==> flow/design.v (excerpt) <==
module Circle_Area_Calculator(clk, rst, radius, area);
  input wire clk, rst;
  input wire [31:0] radius;
  output reg [31:0] area;
  wire [31:0] Square_radius, Result;
  parameter Pi = 32'b01000000010010010000111111010000;
  FloatMultiplier_rounding FM0(.Multiplicand(radius), .Multiplier(radius), .Result(Square_radius));
  FloatMultiplier_rounding FM1(.Multiplicand(Square_radius), .Multiplier(Pi), .Result(Result));
  always @(posedge clk) begin
	if(rst) begin
		area[31:0] <= 1'b0;
	end else begin
		area[31:0] <= Result[31:0];
	end
  end
endmodule
clock: 24.5 ns
lec_check: 0
abc_area: 1
cap_margin: 20
core_margin: 2
core_utilization: 64
cts_cluster_diameter: 58
max_routing_layer: met4
slew_margin: 20
run.sh (not shown) runs the stock make flow with config.mk's settings and CLKGATE_MAP_FILE=.
The first run ended with an error in global routing (5_1_grt) on ODB-0269.
Edit:
Settings changed: ABC_AREA 1 to unset, CORE_UTILIZATION 64 to 32, CTS_CLUSTER_DIAMETER 58 to unset, MAX_ROUTING_LAYER met4 to unset.
Clock period 24.5 ns to 45.4 ns, I/O delays scaled along.
Now the flow produced a clean layout; synthesized area shrinks by 0.54%; die size grows by 97%; synthesized cell count shrinks by 15%.
Edit:
Settings changed: ABC_AREA set to 1, CORE_UTILIZATION 32 to 72.
Clock period 45.4 ns to 17.2 ns, I/O delays scaled along.
Effect: The changed run aborted during detailed placement (3_5_place_dp) (DPL-0038); synthesized area goes up by 0.54%; die area is lower by 55%; synthesized cell count climbs by 17%.
Edit:
Settings changed: CTS_CLUSTER_DIAMETER set to 353, CTS_CLUSTER_SIZE set to 15, MAX_ROUTING_LAYER set to met4.
Clock period 17.2 ns to 27.6 ns, I/O delays scaled along.
After rerunning:
- The new run went through all stages and came out clean
- die area is unchanged
- synthesized cell count does not change
- area after synthesis stays the same

========
== job 101 ==
Circle_Area_Calculator again, from the RTL that the note above started with.
// Circle_Area_Calculator
module Circle_Area_Calculator(clk, rst, radius, area);
  input wire clk, rst;
  input wire [31:0] radius;
  output reg [31:0] area;
  wire [31:0] Square_radius, Result;
  parameter Pi = 32'b01000000010010010000111111010000;
  FloatMultiplier_rounding FM0(.Multiplicand(radius), .Multiplier(radius), .Result(Square_radius));
  FloatMultiplier_rounding FM1(.Multiplicand(Square_radius), .Multiplier(Pi), .Result(Result));
  always @(posedge clk) begin
	if(rst) begin
		area[31:0] <= 1'b0;
	end else begin
		area[31:0] <= Result[31:0];
	end
  end
endmodule
Settings: LEC_CHECK=0, CAP_MARGIN=20, CORE_MARGIN=2, CORE_UTILIZATION=40, HOLD_SLACK_MARGIN=-0.03, MAX_ROUTING_LAYER=met4, MIN_ROUTING_LAYER=met2, SLEW_MARGIN=20; clock period 18.3 ns.
Job 101: all stages done; final checks FAILED (setup timing).
diff inputs: job 101 => job 102
- MIN_ROUTING_LAYER: met2 -> unset
- CORE_UTILIZATION: 40 -> 65
- HOLD_SLACK_MARGIN: -0.03 -> unset
- the clock period (ns, I/O delays scaled along): 18.3 -> 26.9
==> comparison <==
The routed length on met2 number comes out higher for job 101 vs job 102. [flow] job 102 | stages: complete | final checks: fail | reason: setup timing. Area of the core was higher in the run labelled job 101. Comparing job 102 and job 101, the lower HPWL after detailed placement was measured on job 102. Delta (job 102 minus job 101): critical path required time went up by 8.60 ns; worst setup margin shows an increase of 5.77 ns. Fraction of cell area in non-clock buffers (job 102 over job 101): decrease, 9.6 points. Between job 102 and job 101, the path length in cells of the critical path is higher for job 102.

========
== old ==
Circle_Area_Calculator again, from the RTL that the note above started with.
clock: 30.1 ns
lec_check: 0
cap_margin: 20
core_aspect_ratio: 1.05
core_margin: 2
core_utilization: 71
cts_cluster_size: 29
gpl_timing_driven: 0
min_routing_layer: met1
place_density_lb_addon: 0.18
setup_slack_margin: 5.0
slew_margin: 20
tns_end_percent: 10
Finished, but not clean: old, with negative setup slack.
Input-level comparison between new and old:
- CTS_CLUSTER_SIZE removed (was 29)
- CORE_UTILIZATION changed from 71 to 59
- TNS_END_PERCENT removed (was 10)
- GPL_TIMING_DRIVEN removed (was 0)
- MIN_ROUTING_LAYER removed (was met1)
- CORE_ASPECT_RATIO removed (was 1.05)
- PLACE_DENSITY_LB_ADDON removed (was 0.18)
- SETUP_SLACK_MARGIN removed (was 5.0)
- the clock period (ns, I/O delays scaled along) changed from 30.1 to 29.0
[summary]
- On number of distinct library cells after synthesis, old and new are basically level.
- Having completed the whole flow, new delivered a layout that passed the timing, design-rule and antenna checks.
